==> job 7071: inputs <==
==> flow/design.v (excerpt) <==
module alu_top(CLK, OP1, OP2, OPRN, OUT, ZERO);
	input CLK;
	input [31:0] OP1;
	input [31:0] OP2;
	input [5:0] OPRN;
	output [31:0] OUT;
	output ZERO;
	reg [31:0] op1_q, op2_q;
	reg [5:0] oprn_q;
	reg [31:0] out_q;
	reg zero_q;
	wire [31:0] alu_out;
	wire alu_zero;
	ALU alu_inst(alu_out, alu_zero, op1_q, op2_q, oprn_q);
	always @(posedge CLK) begin
		op1_q <= OP1;
		op2_q <= OP2;
		oprn_q <= OPRN;
		out_q <= alu_out;
		zero_q <= alu_zero;
	end
	assign OUT = out_q;
	assign ZERO = zero_q;
endmodule
Settings: LEC_CHECK=0, ABC_AREA=1, CAP_MARGIN=20, CORE_MARGIN=2, CORE_UTILIZATION=48, CTS_CLUSTER_DIAMETER=354, CTS_CLUSTER_SIZE=100, MAX_ROUTING_LAYER=met4, SLEW_MARGIN=20, TNS_END_PERCENT=15; clock period 29.5 ns.
run.sh (not shown) runs the stock make flow with config.mk's settings and CLKGATE_MAP_FILE=.
==> job 5462 (differences from job 7071) <==
Settings changed: ABC_AREA 1 to unset, CORE_UTILIZATION 48 to 58, CTS_CLUSTER_DIAMETER 354 to unset, CTS_CLUSTER_SIZE 100 to unset, MAX_ROUTING_LAYER met4 to unset, SETUP_SLACK_MARGIN set to 4.5, TNS_END_PERCENT 15 to unset.
==> flow/constraint.sdc (replaced) <==
create_clock -name core_clock -period 24.1 [get_ports {CLK}]
set_input_delay 4.8200 -clock core_clock [delete_from_list [all_inputs] [get_ports {CLK}]]
set_output_delay 4.8200 -clock core_clock [all_outputs]
set_load 0.01 [all_outputs]
==> job 271 (differences from job 7071) <==
Settings changed: ABC_AREA 1 to unset, CORE_UTILIZATION 48 to 65, CTS_CLUSTER_DIAMETER 354 to unset, CTS_CLUSTER_SIZE 100 to unset, MAX_ROUTING_LAYER met4 to unset, TNS_END_PERCENT 15 to unset.
==> flow/constraint.sdc (replaced) <==
create_clock -name core_clock -period 24.1 [get_ports {CLK}]
set_input_delay 4.8200 -clock core_clock [delete_from_list [all_inputs] [get_ports {CLK}]]
set_output_delay 4.8200 -clock core_clock [all_outputs]
set_load 0.01 [all_outputs]
==> results <==
Min Tclk post-route: job 5462 29070 ps; job 271 -; job 7071 28740 ps
Min-delay src: job 5462 op2_q[22]$_DFF_P_; job 271 -; job 7071 op2_q[21]$_DFF_P_
Chip area: job 5462 41800 sq um; job 271 37400 sq um; job 7071 51700 sq um
Path depth of the worst reg2reg path: job 5462 77; job 271 -; job 7071 83
Final setup viols: job 5462 7; job 271 -; job 7071 0
Outcome: job 5462 failed layout checks; job 271 aborted with a tool error; job 7071 timing/DRC/antenna clean
Last stage reached: job 5462 -; job 271 global routing; job 7071 -
Violated checks: job 5462 negative setup slack; job 271 -; job 7071 -
Post-synth seq share: job 5462 0.0867; job 271 0.0867; job 7071 0.0845
HPWL after detailed placement: job 5462 73600 um; job 271 78800 um; job 7071 66000 um
Worst reg2reg endpoint: job 5462 zero_q$_DFF_P_; job 271 -; job 7071 zero_q$_DFF_P_
Critical Path Sink Type: job 5462 register; job 271 -; job 7071 register
Net total in the final layout: job 5462 3323; job 271 -; job 7071 3845
Sequential fraction of total cell area: job 5462 0.0754; job 271 -; job 7071 0.0778
Synth top area share: job 5462 0.399; job 271 0.399; job 7071 0.389
Post-synth design cell area: job 5462 23300 sq um; job 271 23300 sq um; job 7071 23900 sq um
Slew of the pin with the lowest slew margin: job 5462 1300 ps; job 271 -; job 7071 1100 ps
Tap cells: job 5462 525; job 271 -; job 7071 664
Clock transition at path regs: job 5462 80 ps; job 271 -; job 7071 80 ps
Post-detailed-route count of antenna-violating nets: job 5462 0; job 271 -; job 7071 0

========
==> run a: inputs <==
Starting RTL as in the previous note.
export LEC_CHECK = 0
export ABC_AREA = 0
export CAP_MARGIN = 20
export CORE_MARGIN = 2
export CORE_UTILIZATION = 48
export CTS_CLUSTER_DIAMETER = 354
export CTS_CLUSTER_SIZE = 100
export MAX_ROUTING_LAYER = met4
export PLACE_DENSITY = 0.91
export SLEW_MARGIN = 20
export TNS_END_PERCENT = 15
create_clock -name core_clock -period 29.5 [get_ports {CLK}]
==> run b (differences from run a) <==
Settings changed: ABC_AREA 0 to 1, CORE_UTILIZATION 48 to 64, CTS_CLUSTER_DIAMETER 354 to default, CTS_CLUSTER_SIZE 100 to default, MAX_ROUTING_LAYER met4 to default, PLACE_DENSITY 0.91 to default, TNS_END_PERCENT 15 to default.
==> flow/constraint.sdc (replaced) <==
create_clock -name core_clock -period 36.5 [get_ports {CLK}]
set_input_delay 7.3000 -clock core_clock [delete_from_list [all_inputs] [get_ports {CLK}]]
set_output_delay 7.3000 -clock core_clock [all_outputs]
set_load 0.01 [all_outputs]
==> comparison <==
Run a finished but failed the layout checks on negative setup slack. Run b finished with timing, DRC and antenna clean. Of run b and run a, run b has the higher setup slack (gap 6200 ps). Against run b, the clock skew of run a is higher by 22 ps. Of run a and run b, run a has the higher non-clock buffer count (gap 34). Between run b and run a, the lower synthesized cell count is in run a (gap 23%, measured against run a).

========
==> 04-24: inputs <==
alu_top again, from the RTL that the note above started with.
make LEC_CHECK=0 ABC_AREA=1 CAP_MARGIN=0 CORE_MARGIN=2 CORE_UTILIZATION=71 CTS_CLUSTER_DIAMETER=250 CTS_CLUSTER_SIZE=89 GPL_TIMING_DRIVEN=1 MIN_ROUTING_LAYER=met1 SETUP_SLACK_MARGIN=-1.78 SLEW_MARGIN=10 TNS_END_PERCENT=5 finish   # period 24.6 ns
==> 02-13 (differences from 04-24) <==
==> flow/config.mk (replaced) <==
export PLATFORM = sky130hd
export DESIGN_NAME = alu_top
export DESIGN_NICKNAME = alu_top
export VERILOG_FILES = /design/flow/design.v
export SDC_FILE = /design/flow/constraint.sdc
export NUM_CORES = 4
export LEC_CHECK = 0
export ABC_AREA = 1
export CAP_MARGIN = 20
export CORE_MARGIN = 2
export CORE_UTILIZATION = 56
export CTS_CLUSTER_DIAMETER = 241
export SLEW_MARGIN = 20
==> flow/constraint.sdc (replaced) <==
create_clock -name core_clock -period 21.7 [get_ports {CLK}]
set_input_delay 4.3400 -clock core_clock [delete_from_list [all_inputs] [get_ports {CLK}]]
set_output_delay 4.3400 -clock core_clock [all_outputs]
set_load 0.01 [all_outputs]
==> 11-27 (differences from 04-24) <==
==> flow/config.mk (replaced) <==
export PLATFORM = sky130hd
export DESIGN_NAME = alu_top
export DESIGN_NICKNAME = alu_top
export VERILOG_FILES = /design/flow/design.v
export SDC_FILE = /design/flow/constraint.sdc
export NUM_CORES = 4
export LEC_CHECK = 0
export CAP_MARGIN = 20
export CORE_MARGIN = 7
export CORE_UTILIZATION = 40
export SLEW_MARGIN = 20
==> flow/constraint.sdc (replaced) <==
create_clock -name core_clock -period 24.7 [get_ports {CLK}]
set_input_delay 4.9400 -clock core_clock [delete_from_list [all_inputs] [get_ports {CLK}]]
set_output_delay 4.9400 -clock core_clock [all_outputs]
set_load 0.01 [all_outputs]
==> qor summary <==
	11-27	02-13	04-24
FF/Latch Area	2040 sq um	2040 sq um	-
Period minus WS final	28.65 ns	27.95 ns	-
Total Neg Setup Slack	-15.70 ns	-36.07 ns	-
Min setup slack post-route	-3.95 ns	-6.25 ns	-
Status	finished with violations	finished with violations	aborted with a tool error
Stage where the flow stopped	-	-	5_1_grt
Reasons for failing layout checks	negative setup slack	negative setup slack	-
Average wire per standard cell	27.8 microns	21.7 microns	-
Via count	20625	22582	-
Buf+Inv Stages, Crit Path	6	8	-
Register share of the cell area	7.54%	7.37%	-
Fin Hold WS	0.844 ns	0.692 ns	-
Final design instance area without fill	27000 sq um	27700 sq um	-
Sequential cell count	101	101	-
Pins over their slew limit	0	0	-
Drt total wl	95200 microns	83700 microns	-
Met2 wire length	40500 microns	37200 microns	-
Layout Utilization	46.8%	65.8%	-
Placement Rows	88	75	67
Count of cell types in the netlist	78	39	39
Yosys chip area	23300 sq um	23900 sq um	23900 sq um
Maximum clock frequency	34.9 MHz	35.8 MHz	-
Highest fanout seen on the critical path	2	2	-
Count of filler cells inserted in the layout	5547	3636	-

========
==> 12-23 <==
Starting RTL as in the previous note.
make LEC_CHECK=0 ABC_AREA=1 CAP_MARGIN=15 CELL_PAD_IN_SITES_DETAIL_PLACEMENT=2 CORE_MARGIN=6 CORE_UTILIZATION=29 CTS_CLUSTER_DIAMETER=214 CTS_CLUSTER_SIZE=12 HOLD_SLACK_MARGIN=0.14 MAX_ROUTING_LAYER=met4 MIN_ROUTING_LAYER=met2 PLACE_DENSITY_LB_ADDON=0.24 SLEW_MARGIN=30 TNS_END_PERCENT=50 finish   # period 47.6 ns
==> 08-22 (differences from 12-23) <==
==> flow/config.mk (replaced) <==
export PLATFORM = sky130hd
export DESIGN_NAME = alu_top
export DESIGN_NICKNAME = alu_top
export VERILOG_FILES = /design/flow/design.v
export SDC_FILE = /design/flow/constraint.sdc
export NUM_CORES = 4
export LEC_CHECK = 0
export CAP_MARGIN = 20
export CORE_MARGIN = 2
export CORE_UTILIZATION = 40
export SLEW_MARGIN = 20
==> flow/constraint.sdc (replaced) <==
create_clock -name core_clock -period 29.5 [get_ports {CLK}]
set_input_delay 5.9000 -clock core_clock [delete_from_list [all_inputs] [get_ports {CLK}]]
set_output_delay 5.9000 -clock core_clock [all_outputs]
set_load 0.01 [all_outputs]
==> 11-26 (differences from 12-23) <==
==> flow/config.mk (replaced) <==
export PLATFORM = sky130hd
export DESIGN_NAME = alu_top
export DESIGN_NICKNAME = alu_top
export VERILOG_FILES = /design/flow/design.v
export SDC_FILE = /design/flow/constraint.sdc
export NUM_CORES = 4
export LEC_CHECK = 0
export CAP_MARGIN = 20
export CORE_MARGIN = 2
export CORE_UTILIZATION = 68
export SETUP_SLACK_MARGIN = -0.59
export SLEW_MARGIN = 20
==> flow/constraint.sdc (replaced) <==
create_clock -name core_clock -period 8.64 [get_ports {CLK}]
set_input_delay 1.7280 -clock core_clock [delete_from_list [all_inputs] [get_ports {CLK}]]
set_output_delay 1.7280 -clock core_clock [all_outputs]
set_load 0.01 [all_outputs]
==> results.json <==
{
  "ctsResizeCount": 60,
  "drt-total-wl_um": 88600,
  "fa_ha_area_share_pct": 46.7,
  "aoi_share_pct": 12.0,
  "worstPathRequired_ns": 29.80,
  "min_period_over_period_pct": 97.8,
  "n_tap_cell": 765,
  "outcome": "finished clean"
}
The numbers above come from 08-22.

==> results.json <==
{
  "error": "[ERROR GRT-0116] Global routing finished with congestion. Check the congestion regions in the DRC Viewer.",
  "lastStage": "global routing (5_1_grt)",
  "aoi_share_pct": 12.0,
  "ctsResizeCount": 254,
  "fa_ha_area_share_pct": 46.7,
  "outcome": "did not finish",
  "synthFlopType": "dfxtp_1",
  "use_met3_pct": 61.7
}
The numbers above come from 11-26.

==> results.json <==
{
  "outcome": "finished clean",
  "n_tap_cell": 1060,
  "top_usage_layer": "met3",
  "routabilityCongestion": 1.07,
  "aoi_share_pct": 9.12,
  "ctsResizeCount": 0,
  "core_sq_mm": 0.0811,
  "drt_iter0_markers": 6488,
  "min_period_over_period_pct": 67.1,
  "fa_ha_area_share_pct": 45.4,
  "drt-total-wl_um": 111000
}
The numbers above come from 12-23.


========
==> job 6167: inputs <==
alu_top again, from the RTL that the note above started with.
==> flow/config.mk <==
export PLATFORM = sky130hd
export DESIGN_NAME = alu_top
export DESIGN_NICKNAME = alu_top
export VERILOG_FILES = /design/flow/design.v
export SDC_FILE = /design/flow/constraint.sdc
export NUM_CORES = 4
export LEC_CHECK = 0
export CAP_MARGIN = 20
export CORE_MARGIN = 4
export CORE_UTILIZATION = 57
export CTS_CLUSTER_DIAMETER = 146
export CTS_CLUSTER_SIZE = 27
export GPL_ROUTABILITY_DRIVEN = 0
export GPL_TIMING_DRIVEN = 0
export HOLD_SLACK_MARGIN = 0.21
export MIN_ROUTING_LAYER = met2
export PLACE_DENSITY_LB_ADDON = 0.02
export SLEW_MARGIN = 20
==> flow/constraint.sdc <==
create_clock -name core_clock -period 25.5 [get_ports {CLK}]
set_input_delay 5.1000 -clock core_clock [delete_from_list [all_inputs] [get_ports {CLK}]]
set_output_delay 5.1000 -clock core_clock [all_outputs]
set_load 0.01 [all_outputs]
==> inputs of job 3270, as changes to job 6167 <==
Settings changed: CORE_MARGIN 4 to 2, CTS_CLUSTER_DIAMETER 146 to not set, CTS_CLUSTER_SIZE 27 to not set, GPL_ROUTABILITY_DRIVEN 0 to not set, GPL_TIMING_DRIVEN 0 to not set, HOLD_SLACK_MARGIN 0.21 to not set, MIN_ROUTING_LAYER met2 to not set, PLACE_DENSITY_LB_ADDON 0.02 to not set.
==> flow/constraint.sdc (replaced) <==
create_clock -name core_clock -period 10.1 [get_ports {CLK}]
set_input_delay 2.0200 -clock core_clock [delete_from_list [all_inputs] [get_ports {CLK}]]
set_output_delay 2.0200 -clock core_clock [all_outputs]
set_load 0.01 [all_outputs]
==> inputs of job 9687, as changes to job 6167 <==
Settings changed: CORE_MARGIN 4 to 2, CORE_UTILIZATION 57 to 40, CTS_CLUSTER_DIAMETER 146 to not set, CTS_CLUSTER_SIZE 27 to not set, GPL_ROUTABILITY_DRIVEN 0 to not set, GPL_TIMING_DRIVEN 0 to not set, HOLD_SLACK_MARGIN 0.21 to not set, MIN_ROUTING_LAYER met2 to not set, PLACE_DENSITY_LB_ADDON 0.02 to not set.
==> flow/constraint.sdc (replaced) <==
create_clock -name core_clock -period 29.0 [get_ports {CLK}]
set_input_delay 5.8000 -clock core_clock [delete_from_list [all_inputs] [get_ports {CLK}]]
set_output_delay 5.8000 -clock core_clock [all_outputs]
set_load 0.01 [all_outputs]
==> out/qor.json <==
{
  "status": {
    "run_status": "finished clean"
  },
  "grt": {
    "global_route.usage.total_pct": 30.3,
    "met3_usage_grt_pct": 6.38,
    "globalRouteOverflowTotal": 0,
    "groute.layer.met2.usage_pct": 45.5,
    "grt_busiest_layer": "met2",
    "grt_util_met1_pct": 44.3
  },
  "placement": {
    "dpl-instance-area_um2": 25300,
    "dp_worst_setup_slack_ns": -1.28
  },
  "yosys": {
    "synth-cells-yosys": 2588
  },
  "detailed_routing": {
    "dr.max_layer_used": "met5"
  },
  "floorplanning": {
    "initial_utilization_pct": 40.4,
    "std_cell_rows": 88,
    "fp.dieW_um": 245,
    "design.core.area_um2": 57700
  },
  "clock_tree": {
    "cts_resized": 277,
    "postCtsSetupBuffers": 3
  }
}
The numbers above come from job 9687.

==> out/qor.json <==
{
  "status": {
    "run_status": "stopped before the end",
    "firstError": "[ERROR GRT-0116] Global routing finished with congestion. Check the congestion regions in the DRC Viewer.",
    "failed_stage": "global routing (5_1_grt)"
  },
  "placement": {
    "dpl-instance-area_um2": 25200,
    "dp_worst_setup_slack_ns": -5.86
  },
  "grt": {
    "global_route.usage.total_pct": 80.7,
    "met3_usage_grt_pct": 91.3,
    "groute.layer.met2.usage_pct": 83.6,
    "grt_util_met1_pct": 0,
    "grt_busiest_layer": "met3"
  },
  "clock_tree": {
    "cts_resized": 352
  },
  "yosys": {
    "synth-cells-yosys": 2588
  },
  "floorplanning": {
    "fp.dieW_um": 210,
    "design.core.area_um2": 40100
  }
}
The numbers above come from job 6167.

==> out/qor.json <==
{
  "grt": {
    "globalRouteOverflowTotal": 0,
    "global_route.usage.total_pct": 53.7,
    "met3_usage_grt_pct": 27.7
  },
  "sta": {
    "setup_viol": 23,
    "finalWorstSetupSlack_ns": -19.93
  },
  "placement": {
    "dpl-instance-area_um2": 27000,
    "dp_worst_setup_slack_ns": -19.57
  },
  "status": {
    "failed_layout_checks": "setup timing",
    "run_status": "finished with violations"
  },
  "floorplanning": {
    "std_cell_rows": 74,
    "fp.dieW_um": 206,
    "initial_utilization_pct": 57.4
  },
  "detailed_routing": {
    "dr.max_layer_used": "met5"
  }
}
The numbers above come from job 3270.

